==> flow/design.v (excerpt) <==
module thresholding(
    input wire clk, reset, enable,
    input wire signed [11 : 0] sig,
    output reg signed [11 : 0] y,
    output reg done,
    output reg [11 : 0] id
    );
parameter N = 2048, W = 13, threshold = 84, MEAN = 958;
localparam IDLE = 1'b0,
           WAIT = 2'b1,
           WORKING = 1'b1;
reg signed [11 : 0] d [0 : W - 1];  
reg signed [11 : 0] th;
reg signed [16 : 0] sum;
reg signed [11 : 0] curr_avg;
wire signed [11 : 0] din_curr_avg;
wire signed [16 : 0] din_sum;
reg state;
wire signed [11 : 0] mean;
wire signed [11 : 0] sig_diff;
assign din_curr_avg = din_sum/W;
assign mean = MEAN;
assign sig_diff = sig - mean;
assign din_sum = (sum + sig_diff - d[W - 1]);
integer i, j;
always @ (posedge clk)
begin
    if(reset) begin
        for(i = 0; i < W; i = i + 1) begin
            d[i] <= 12'b0;
        end
        sum <= 17'b0;
        curr_avg <= 12'b0;
        th <= threshold;
        state <= IDLE;
        done <= 1'b0;
        id <= 12'b0;
    end
    else begin
        case(state)
        IDLE: begin
            if(enable == 1'b1) begin
                state <= WORKING;
                id <= 12'b111111111111;
            end
            done <= 1'b0;
        end
        WORKING: begin
            sum <= din_sum;
            curr_avg <= din_curr_avg;
            for(j = 1; j < W; j = j + 1) begin
                d[j] <= d[j - 1];
            end
            d[0] <= sig_diff;
  ...
Size in the first run: roughly 1500 cells after synthesis, about 210 flip-flops.
clock: 9.82 ns
lec_check: 0
cap_margin: 25
cell_pad_in_sites_detail_placement: 2
cell_pad_in_sites_global_placement: 3
core_aspect_ratio: 1.5
core_margin: 2
core_utilization: 58
cts_cluster_diameter: 192
gpl_routability_driven: 0
max_routing_layer: met5
min_routing_layer: met1
place_density: 0.64
slew_margin: 40
run.sh (not shown) runs the stock make flow with config.mk's settings and CLKGATE_MAP_FILE=.
The starting point never finished: it broke off in global placement without I/O (3_1_place_gp_skip_io) with GPL-0301.
==> next run, changes <==
CAP_MARGIN = 20   (was 25)
CELL_PAD_IN_SITES_DETAIL_PLACEMENT = unset   (was 2)
CELL_PAD_IN_SITES_GLOBAL_PLACEMENT = unset   (was 3)
CORE_ASPECT_RATIO = unset   (was 1.5)
CORE_UTILIZATION = 70   (was 58)
CTS_CLUSTER_DIAMETER = unset   (was 192)
GPL_ROUTABILITY_DRIVEN = unset   (was 0)
MAX_ROUTING_LAYER = unset   (was met5)
MIN_ROUTING_LAYER = unset   (was met1)
PLACE_DENSITY = unset   (was 0.64)
SETUP_SLACK_MARGIN = 1.52   (was unset)
SLEW_MARGIN = 20   (was 40)
clock period = 13.5 ns   (was 9.82 ns; I/O delays follow)
After rerunning: This time the run ended with an error in global routing (5_1_grt), error GRT-0232; die size fell by 17%; synthesized cell count does not change; area after synthesis does not change.
==> next run, changes <==
CORE_UTILIZATION = 66   (was 70)
SETUP_SLACK_MARGIN = 1.65   (was 1.52)
Effect: The new run did not get past global routing (5_1_grt). Synthesized area does not change. Die size rises by 5.9%. Synthesized cell count is unchanged.


Starting RTL as in the previous note.
Settings: LEC_CHECK=0, CAP_MARGIN=20, CORE_MARGIN=2, CORE_UTILIZATION=22, SLEW_MARGIN=20; clock period 13.5 ns.
The starting point produced a clean layout.
Change:
- ABC_AREA: unset -> 1
- CORE_UTILIZATION: 22 -> 70
- CTS_CLUSTER_SIZE: unset -> 87
- HOLD_SLACK_MARGIN: unset -> -0.09
- PLACE_DENSITY_LB_ADDON: unset -> 0.28
- SETUP_SLACK_MARGIN: unset -> -0.32
- TNS_END_PERCENT: unset -> 5
- clock period: 13.5 -> 12.1 ns (I/O delays scaled with it)
The new run finished with negative setup slack left; die size came out lower by about 70%; worst setup slack got worse by 1.2 ns; final cell count came out lower by about 17%; critical path depth came out higher by 33; worst hold slack got worse by 0.0060 ns.
Change:
- ABC_AREA: 1 -> unset
- CORE_UTILIZATION: 70 -> 63
- CTS_CLUSTER_SIZE: 87 -> unset
- HOLD_SLACK_MARGIN: -0.09 -> unset
- PLACE_DENSITY_LB_ADDON: 0.28 -> unset
- SETUP_SLACK_MARGIN: -0.32 -> unset
- TNS_END_PERCENT: 5 -> unset
- clock period: 12.1 -> 6.94 ns (I/O delays scaled with it)
The changed run produced a layout that fails on negative setup slack.
Cell area climbs by about a fifth.
Cell count drops slightly.
Clock skew drops by 0.025 ns.
Wire length climbs slightly.
Synthesized cell count drops by roughly a tenth.
Die size climbs by about a fifth.
Worst setup slack got worse by 4.5 ns.
Register-to-register slack got worse by 5.7 ns.
First-iteration DRC count drops by well over a third.
Change:
- ABC_AREA: unset -> 0
- CELL_PAD_IN_SITES_DETAIL_PLACEMENT: unset -> 2
- CELL_PAD_IN_SITES_GLOBAL_PLACEMENT: unset -> 1
- CORE_UTILIZATION: 63 -> 59
- CTS_CLUSTER_SIZE: unset -> 78
- GPL_TIMING_DRIVEN: unset -> 0
- SLEW_MARGIN: 20 -> 15
- TNS_END_PERCENT: unset -> 30
- clock period: 6.94 -> 10.7 ns (I/O delays scaled with it)
This time the run aborted during 3_5_place_dp with DPL-0033.
Synthesized area stays the same.
Die area rose by 6.6%.
Synthesized cell count is unchanged.


v28:
The RTL this note starts from:
==> flow/design.v <==
`timescale 1ns / 1ps
module thresholding(
    input wire clk, reset, enable,
    input wire signed [11 : 0] sig,
    output reg signed [11 : 0] y,
    output reg done,
    output reg [11 : 0] id
    );
parameter N = 2048, W = 13, threshold = 84, MEAN = 958;
localparam IDLE = 1'b0,
           WAIT = 2'b1,
           WORKING = 1'b1;
reg signed [11 : 0] d [0 : W - 1];  
reg signed [11 : 0] th;
reg signed [16 : 0] sum;
reg signed [11 : 0] curr_avg;
wire signed [11 : 0] din_curr_avg;
wire signed [16 : 0] din_sum;
reg state;
wire signed [11 : 0] mean;
wire signed [11 : 0] sig_diff;
assign din_curr_avg = din_sum/W;
assign mean = MEAN;
assign sig_diff = sig - mean;
assign din_sum = (sum + sig_diff - d[W - 1]);
integer i, j;
always @ (posedge clk)
begin
    if(reset) begin
        for(i = 0; i < W; i = i + 1) begin
            d[i] <= 12'b0;
        end
        sum <= 17'b0;
        curr_avg <= 12'b0;
        th <= threshold;
        state <= IDLE;
        done <= 1'b0;
        id <= 12'b0;
    end
    else begin
        case(state)
        IDLE: begin
            if(enable == 1'b1) begin
                state <= WORKING;
                id <= 12'b111111111111;
            end
            done <= 1'b0;
        end
        WORKING: begin
            sum <= din_sum;
            curr_avg <= din_curr_avg;
            for(j = 1; j < W; j = j + 1) begin
                d[j] <= d[j - 1];
            end
            d[0] <= sig_diff;
            if(sig_diff >= th + curr_avg) begin
                y <= sig_diff;
            end
            else begin
                y <= 12'b0;
            end
            done <= 1'b1;
            id = id + 1;
            if(id == 2047)
                state <= IDLE;
        end
        endcase
    end
end
endmodule
Settings: LEC_CHECK=0, ABC_AREA=1, CAP_MARGIN=0, CORE_MARGIN=2, CORE_UTILIZATION=72, CTS_CLUSTER_SIZE=60, HOLD_SLACK_MARGIN=0.07, MAX_ROUTING_LAYER=met4, MIN_ROUTING_LAYER=met1, PLACE_DENSITY_LB_ADDON=0.2, SLEW_MARGIN=35; clock period 12.2 ns.
v28 never completed, since it errored out during 5_1_grt.
> inputs changed (v28 -> v29)
Settings: a change of HOLD_SLACK_MARGIN from 0.07 to 0.3; an added TNS_END_PERCENT of 5; a change of CAP_MARGIN from 0 to 35; a change of the clock period (ns, I/O delays scaled along) from 12.2 to 12.1.
[summary]
v29 | ERROR | 5_1_grt. v29 against v28: placement-stage worst setup slack went down 0.14 ns, total placed cells including tap cells held. Comparing v29 and v28, the lower count of buffers added by post-CTS timing repair for setup was measured on v28. Fraction of registers with async set or reset after synthesis: v28 vs v29 identical. Reported for v29 and v28, total nets after synthesis turned out identical to the last digit.
[inputs] v12 vs v29
Settings: changing CAP_MARGIN from 35 to 20; removing MAX_ROUTING_LAYER (formerly met4); removing CTS_CLUSTER_SIZE (formerly 60); removing MIN_ROUTING_LAYER (formerly met1); removing ABC_AREA (formerly 1); removing TNS_END_PERCENT (formerly 5); removing HOLD_SLACK_MARGIN (formerly 0.3); removing PLACE_DENSITY_LB_ADDON (formerly 0.2); changing CORE_UTILIZATION from 72 to 40; changing SLEW_MARGIN from 35 to 20; changing the clock period (ns, I/O delays scaled along) from 12.1 to 13.5.
[summary]
- Looking at the reports, v12 completed the entire flow and the layout it produced met the timing, DRC and antenna checks.
- For the basic-gate share of the synthesized area counting and, or, nand and nor cells, v12 came in 13 points lower than v29 did.
- Going from v29 to v12, width of the die grows by 53 µm.
- Changes observed in v12 relative to v29: effective utilization at floorplan now sits lower, area of the placeable core went up.
- In the flow results for v12 and v29, the xor/xnor share of the synthesized area is smaller on v29.
- Changes observed in v12 relative to v29: cell resize tally after clock tree synthesis down about 44%, yosys stat chip area increased by 9.6% relative to the old numbers, share of synthesized area spent on multiplexers rose by 14 points.
- Against v29, number of placed instances with taps included in v12 rose by a few percent.
- Cell count after synthesis of v12 falls short of that of v29 by more than 10%.
Changes in v44 relative to v12:
Settings: the clock period (ns, I/O delays scaled along): 13.5 -> 14.0.
--- outcome ---
- The count of placed standard cells in the final layout, fillers left out of v44 falls short of that of v12 by about 1.7%.
- A highest layer used for signal routing of met4 is what v44 shows, while met5 belongs to v12.
- From v12 to v44 the numbers moved as follows: post-synthesis to final-layout area growth fell 4.6 points, count of clock-buffer cells in the layout picked up an extra 4, total global routing overflow saw little to no change.
The inputs of v26 differ from those of v44 as listed below.
Settings: HOLD_SLACK_MARGIN now -0.04, previously not set; CORE_ASPECT_RATIO now 1.43, previously not set; CORE_UTILIZATION now 55, was 40; PLACE_DENSITY_LB_ADDON now 0.26, previously not set.
Results
Per the comparison of v26 with v44, height of the die now sits higher, post-route minimum period higher, full die area has decreased.
NOTE: layout buffer count excluding clock buffers in v26 exceeds that of v44
Row count of buffers added by post-CTS timing repair for setup: v26 higher / v44 lower
v26 ended up with a higher via count than v44 did.
diff inputs: v26 => v57
Settings: removing CORE_ASPECT_RATIO (formerly 1.43); setting SETUP_SLACK_MARGIN to 1.4 for the first time; changing CORE_UTILIZATION from 55 to 66; removing PLACE_DENSITY_LB_ADDON (formerly 0.26); removing HOLD_SLACK_MARGIN (formerly -0.04); changing the clock period (ns, I/O delays scaled along) from 14.0 to 13.5.
[summary]
Flow for v57 halted at 5_1_grt, error code GRT-0232.
Summary of v57 over v26: number of cells after detailed placement decreased 37, buffers inserted during post-CTS setup optimization increased 53, distinct cell type count after synthesis essentially unchanged, share of synthesized registers carrying an async set or reset essentially unchanged.
Comparing v57 and v26, the higher placement-stage worst setup slack is on v57.
On area enclosed by the die boundary, the higher figure sits with v26, not v57.
Die outline height (v26 / v57): 1.3
In v57, the final estimated routing congestion in global placement came out about 4.6% below the value in v26.
~same yosys synthesis chip area in v57 and v26
Between v57 and v26, it is v57 whose number of rows in the core area is lower, by 17.


RTL: the design.v shown in full above, as it stands there.
Settings: LEC_CHECK=0, CAP_MARGIN=25, CELL_PAD_IN_SITES_DETAIL_PLACEMENT=2, CELL_PAD_IN_SITES_GLOBAL_PLACEMENT=3, CORE_ASPECT_RATIO=1.5, CORE_MARGIN=2, CORE_UTILIZATION=58, CTS_CLUSTER_DIAMETER=192, GPL_ROUTABILITY_DRIVEN=1, GPL_TIMING_DRIVEN=0, MAX_ROUTING_LAYER=met5, MIN_ROUTING_LAYER=met1, PLACE_DENSITY=0.64, SETUP_SLACK_MARGIN=0.83, SLEW_MARGIN=40, TNS_END_PERCENT=30; clock period 14.5 ns.
The first run did not get past global placement without I/O (3_1_place_gp_skip_io).
Change:
==> flow/config.mk (replaced) <==
export PLATFORM = sky130hd
export DESIGN_NAME = thresholding
export DESIGN_NICKNAME = thresholding
export VERILOG_FILES = /design/flow/design.v
export SDC_FILE = /design/flow/constraint.sdc
export NUM_CORES = 4
export LEC_CHECK = 0
export CAP_MARGIN = 35
export CORE_MARGIN = 2
export CORE_UTILIZATION = 62
export PLACE_DENSITY_LB_ADDON = 0.09
export SLEW_MARGIN = 20
==> flow/constraint.sdc (replaced) <==
create_clock -name core_clock -period 7.66 [get_ports {clk}]
set_input_delay 1.5320 -clock core_clock [delete_from_list [all_inputs] [get_ports {clk}]]
set_output_delay 1.5320 -clock core_clock [all_outputs]
set_load 0.01 [all_outputs]
Result:
- With this change the flow produced a layout that fails on setup timing
- synthesized area stays the same
- synthesized cell count is unchanged
- die size fell by a few percent
Change:
--- a/flow/config.mk
+++ b/flow/config.mk
@@ -7,6 +7,10 @@
 export LEC_CHECK = 0
+export ABC_AREA = 1
 export CAP_MARGIN = 35
 export CORE_MARGIN = 2
-export CORE_UTILIZATION = 62
-export PLACE_DENSITY_LB_ADDON = 0.09
-export SLEW_MARGIN = 20
+export CORE_UTILIZATION = 72
+export CTS_CLUSTER_SIZE = 60
+export MAX_ROUTING_LAYER = met4
+export MIN_ROUTING_LAYER = met1
+export PLACE_DENSITY_LB_ADDON = 0.2
+export SLEW_MARGIN = 35
==> flow/constraint.sdc (replaced) <==
create_clock -name core_clock -period 12.9 [get_ports {clk}]
set_input_delay 2.5800 -clock core_clock [delete_from_list [all_inputs] [get_ports {clk}]]
set_output_delay 2.5800 -clock core_clock [all_outputs]
set_load 0.01 [all_outputs]
What happened: This time the run went through all stages and came out clean. Sequential cell count does not change. Synthesized cell count is higher by 16%. Worst setup slack gains 5.3 ns. Sequential share of layout area climbs by 6.8 points.
Change:
--- a/flow/config.mk
+++ b/flow/config.mk
@@ -12,2 +12,3 @@
 export CTS_CLUSTER_SIZE = 60
+export HOLD_SLACK_MARGIN = 0.3
 export MAX_ROUTING_LAYER = met4
==> flow/constraint.sdc (replaced) <==
create_clock -name core_clock -period 12.2 [get_ports {clk}]
set_input_delay 2.4400 -clock core_clock [delete_from_list [all_inputs] [get_ports {clk}]]
set_output_delay 2.4400 -clock core_clock [all_outputs]
set_load 0.01 [all_outputs]
Result: The new run never finished: it broke off in global routing (5_1_grt), error DPL-0038; synthesized area does not change; die area is unchanged; synthesized cell count stays the same.


RTL: the design.v shown in full above, as it stands there.
clock: 11.9 ns
lec_check: 0
cap_margin: 20
core_margin: 2
core_utilization: 62
slew_margin: 20
The baseline completed, yet does not pass: setup timing.
Next try:
--- a/flow/config.mk
+++ b/flow/config.mk
@@ -8,4 +8,7 @@
 export CAP_MARGIN = 20
 export CORE_MARGIN = 2
-export CORE_UTILIZATION = 62
+export CORE_UTILIZATION = 61
+export CTS_CLUSTER_SIZE = 42
+export HOLD_SLACK_MARGIN = 0.29
+export SETUP_SLACK_MARGIN = 2.05
 export SLEW_MARGIN = 20
==> flow/constraint.sdc (replaced) <==
create_clock -name core_clock -period 6.94 [get_ports {clk}]
set_input_delay 1.3880 -clock core_clock [delete_from_list [all_inputs] [get_ports {clk}]]
set_output_delay 1.3880 -clock core_clock [all_outputs]
set_load 0.01 [all_outputs]
After rerunning:
- The new run completed, yet does not pass: setup timing
- sequential cell count is unchanged
- cell area goes up by 2.7%
- non-clock buffer count grows by 53
- die area rises by 1.6%
- critical path depth went up by 2
- worst setup slack is worse by 3.8 ns
- cell count climbs by 2.6%
- count of clock-buffer cells in the layout drops by 5
- global-route usage rose by 0.72 points


## before
RTL: the design.v shown in full above, as it stands there.
export LEC_CHECK = 0
export CAP_MARGIN = 35
export CORE_ASPECT_RATIO = 1.11
export CORE_MARGIN = 2
export CORE_UTILIZATION = 72
export CTS_CLUSTER_DIAMETER = 389
export CTS_CLUSTER_SIZE = 34
export HOLD_SLACK_MARGIN = 0.27
export MAX_ROUTING_LAYER = met5
export MIN_ROUTING_LAYER = met1
export PLACE_DENSITY_LB_ADDON = 0.0
export SLEW_MARGIN = 35
create_clock -name core_clock -period 12.6 [get_ports {clk}]
Run status, before: aborted in global routing (5_1_grt), error GRT-0116
The following lists how after was set up differently from before:
==> flow/config.mk <==
export PLATFORM = sky130hd
export DESIGN_NAME = thresholding
export DESIGN_NICKNAME = thresholding
export VERILOG_FILES = /design/flow/design.v
export SDC_FILE = /design/flow/constraint.sdc
export NUM_CORES = 4
export LEC_CHECK = 0
export ABC_AREA = 1
export CAP_MARGIN = 20
export CORE_MARGIN = 2
export CORE_UTILIZATION = 72
export CTS_CLUSTER_DIAMETER = 299
export CTS_CLUSTER_SIZE = 22
export SLEW_MARGIN = 20
==> flow/constraint.sdc <==
create_clock -name core_clock -period 10.9 [get_ports {clk}]
set_input_delay 2.1800 -clock core_clock [delete_from_list [all_inputs] [get_ports {clk}]]
set_output_delay 2.1800 -clock core_clock [all_outputs]
set_load 0.01 [all_outputs]
Results
Global placer's final weighted congestion essentially unchanged between before and after.
Placed cell area | after below before
Re setup slack at placement: after and before aren't equal, and the lower value belongs to after.
Synthesized cell count delta for after relative to before: 246 higher
Re share of synthesized cell area in full adder, half adder and majority cells: after is 0.36 points up on before.
after failed in global routing (5_1_grt) with GRT-0232.
Looking at area after synthesis across both flows, after is the stronger of the two, with before trailing.
Total placed cells including tap cells (before / after): 0.944
Looking at register area share after synthesis across after and before, the one that comes out lower is before.
Post-synthesis cell type count went down by more than half going from before to after.
